## mult_top
module mult_top(
	input 							clk, 
	input							rst_n,
	input							pipe_flush,
	input 			[32-1:0] 	mcand,
	input 			[32-1:0] 	mplier,
	input 			[4:0]	 		func,
	output logic 	[32-1:0] 	result
);
make LEC_CHECK=0 CAP_MARGIN=20 CORE_MARGIN=2 CORE_UTILIZATION=63 CTS_CLUSTER_SIZE=57 SLEW_MARGIN=20 finish   # period 10.5 ns
run.sh (not shown) runs the stock make flow with config.mk's settings and CLKGATE_MAP_FILE=.
The starting point went through all stages and came out clean.
Rerun with:
Settings changed: CORE_UTILIZATION 63 to 72, CTS_CLUSTER_DIAMETER set to 28, CTS_CLUSTER_SIZE 57 to not set, PLACE_DENSITY_LB_ADDON set to 0.3.
Clock period 10.5 ns to 11.0 ns, I/O delays scaled along.
Result: The changed run ran to the end with no violations. Design area decreases by 1.3%. Worst hold slack barely changes. Clock-buffer cell count increases by 8. Global-route usage increases by 3.8 points. Critical path depth increases by 1. Utilization increases by 8.7 points. Wire length decreases by 3.4%.
Rerun with:
Settings changed: CORE_UTILIZATION 72 to 59, CTS_CLUSTER_DIAMETER 28 to not set, PLACE_DENSITY_LB_ADDON 0.3 to not set.
Clock period 11.0 ns to 12.2 ns, I/O delays scaled along.
The new run produced a clean layout.
Worst hold slack stays flat.
Core utilization went down by 15 points.
Cell area fell by 1.2%.
Clock skew fell by 13 ps.
Sequential cell count stays the same.
Clock-buffer cell count goes down by 2.
Setup slack is better by 28 ps.
Routed wire length is higher by 3.8%.
Rerun with:
Settings changed: CORE_UTILIZATION 59 to 72, CTS_CLUSTER_SIZE set to 100, TNS_END_PERCENT set to 45.
Clock period 12.2 ns to 7.34 ns, I/O delays scaled along.
Result:
- With this change the flow died in global routing
- die area falls by 18%
- area after synthesis does not change
- synthesized cell count stays the same

* * *

The RTL this note starts from:
==> flow/design.v <==
`timescale 1ns/100ps
module mult(
	input 			clk,				
	input 			rst_n,				
	input 			pipe_flush,				
	input 	[63:0] 	a,				
	input 	[63:0] 	b,				
	output 	[63:0] 	result				
);
	wire [63:0] result_tmp;
	reg [63:0] pipe_reg_0;
	reg [63:0] pipe_reg_1;
	assign result_tmp = a*b;
	assign result = pipe_reg_1;
	always@(posedge clk or negedge rst_n) begin
		if(~rst_n) begin
			pipe_reg_0 <= 0;
			pipe_reg_1 <= 0;
		end
		else if(pipe_flush) begin
			pipe_reg_0 <= 0;
			pipe_reg_1 <= 0;
		end
		else begin
			pipe_reg_0 <= result_tmp;
			pipe_reg_1 <= pipe_reg_0;
		end
	end
endmodule  
`timescale 1ns/100ps
module mult_top(
	input 							clk, 
	input							rst_n,
	input							pipe_flush,
	input 			[32-1:0] 	mcand,
	input 			[32-1:0] 	mplier,
	input 			[4:0]	 		func,
	output logic 	[32-1:0] 	result
);
	localparam [4:0] ALU_ADD    = 5'h00;
	localparam [4:0] ALU_MUL    = 5'h0a;
	localparam [4:0] ALU_MULH   = 5'h0b;
	localparam [4:0] ALU_MULHSU = 5'h0c;
	localparam [4:0] ALU_MULHU  = 5'h0d;
	logic [32-1:0] mcand_in, mplier_in;
    logic signed [32-1:0] signed_mcand_in, signed_mplier_in;
    logic [2*32-1:0] product_out;
	logic signed [2*32-1:0] signed_product_out;
	logic [4:0] func_d0;
	logic [4:0] func_d1;
	assign mcand_in = mcand;
    assign mplier_in = mplier;
    assign signed_mcand_in = mcand;
    assign signed_mplier_in = mplier;
	always@(posedge clk or negedge rst_n) begin 
		if(~rst_n)begin 
			func_d0 <= ALU_ADD;
			func_d1 <= ALU_ADD;
		end
		else if(pipe_flush)begin
			func_d0 <= ALU_ADD;
			func_d1 <= ALU_ADD;
		end
		else begin
			func_d0 <= func;
			func_d1 <= func_d0;
		end
	end
    always_comb begin
        case(func_d1)
            ALU_MUL:	begin
            	result = signed_product_out[32-1:0];
            end    
            ALU_MULH:	begin
            	result = signed_product_out[2*32-1:32];
            end   
            ALU_MULHSU:	begin
            	result = product_out[2*32-1:32];
            end
            ALU_MULHU:	begin
            	result = product_out[2*32-1:32];
            end  
            default:	begin
            	result = 32'hfacebeec;   
            end    
        endcase
    end
	mult u_mult_signed(
		.clk(clk),
		.rst_n(rst_n),
		.pipe_flush(pipe_flush),
		.a({{32{signed_mcand_in[31]}},signed_mcand_in}),
		.b({{32{signed_mplier_in[31]}},signed_mplier_in}),
		.result(signed_product_out)
	);
	mult u_mult_unsigned(
		.clk(clk),
		.rst_n(rst_n),
		.pipe_flush(pipe_flush),
		.a({{32{mcand_in[31] & (func == ALU_MULHSU)}},mcand_in}),
		.b({32'b0,mplier_in}),
		.result(product_out)
	);
endmodule
clock: 8.84 ns
lec_check: 0
cap_margin: 25
core_margin: 2
core_utilization: 72
cts_cluster_size: 37
max_routing_layer: met4
place_density: 0.66
setup_slack_margin: -0.69
slew_margin: 20
The starting point reached the layout checks and failed them: setup timing.
Rerun with:
==> flow/config.mk (replaced) <==
export PLATFORM = sky130hd
export DESIGN_NAME = mult_top
export DESIGN_NICKNAME = mult_top
export VERILOG_FILES = /design/flow/design.v
export SDC_FILE = /design/flow/constraint.sdc
export NUM_CORES = 4
export LEC_CHECK = 0
export CAP_MARGIN = 20
export CORE_MARGIN = 2
export CORE_UTILIZATION = 40
export SLEW_MARGIN = 20
==> flow/constraint.sdc (replaced) <==
create_clock -name core_clock -period 12.2 [get_ports {clk}]
set_input_delay 2.4400 -clock core_clock [delete_from_list [all_inputs] [get_ports {clk}]]
set_output_delay 2.4400 -clock core_clock [all_outputs]
set_load 0.01 [all_outputs]
The new run produced a clean layout.
First-iteration DRC count is lower by 45%.
Die area is higher by 79%.
Area after synthesis does not change.
Setup slack improved by 1600 ps.
Non-clock buffer count is lower by 1237.
Rerun with:
--- a/flow/config.mk
+++ b/flow/config.mk
@@ -8,4 +8,6 @@
 export CAP_MARGIN = 20
 export CORE_MARGIN = 2
-export CORE_UTILIZATION = 40
+export CORE_UTILIZATION = 71
+export CTS_CLUSTER_SIZE = 37
+export SETUP_SLACK_MARGIN = 2.49
 export SLEW_MARGIN = 20
==> flow/constraint.sdc (replaced) <==
create_clock -name core_clock -period 8.68 [get_ports {clk}]
set_input_delay 1.7360 -clock core_clock [delete_from_list [all_inputs] [get_ports {clk}]]
set_output_delay 1.7360 -clock core_clock [all_outputs]
set_load 0.01 [all_outputs]
The changed run stopped in global routing on GRT-0232.
Synthesized cell count stays the same.
Die area shrinks by 43%.
Synthesized area does not change.
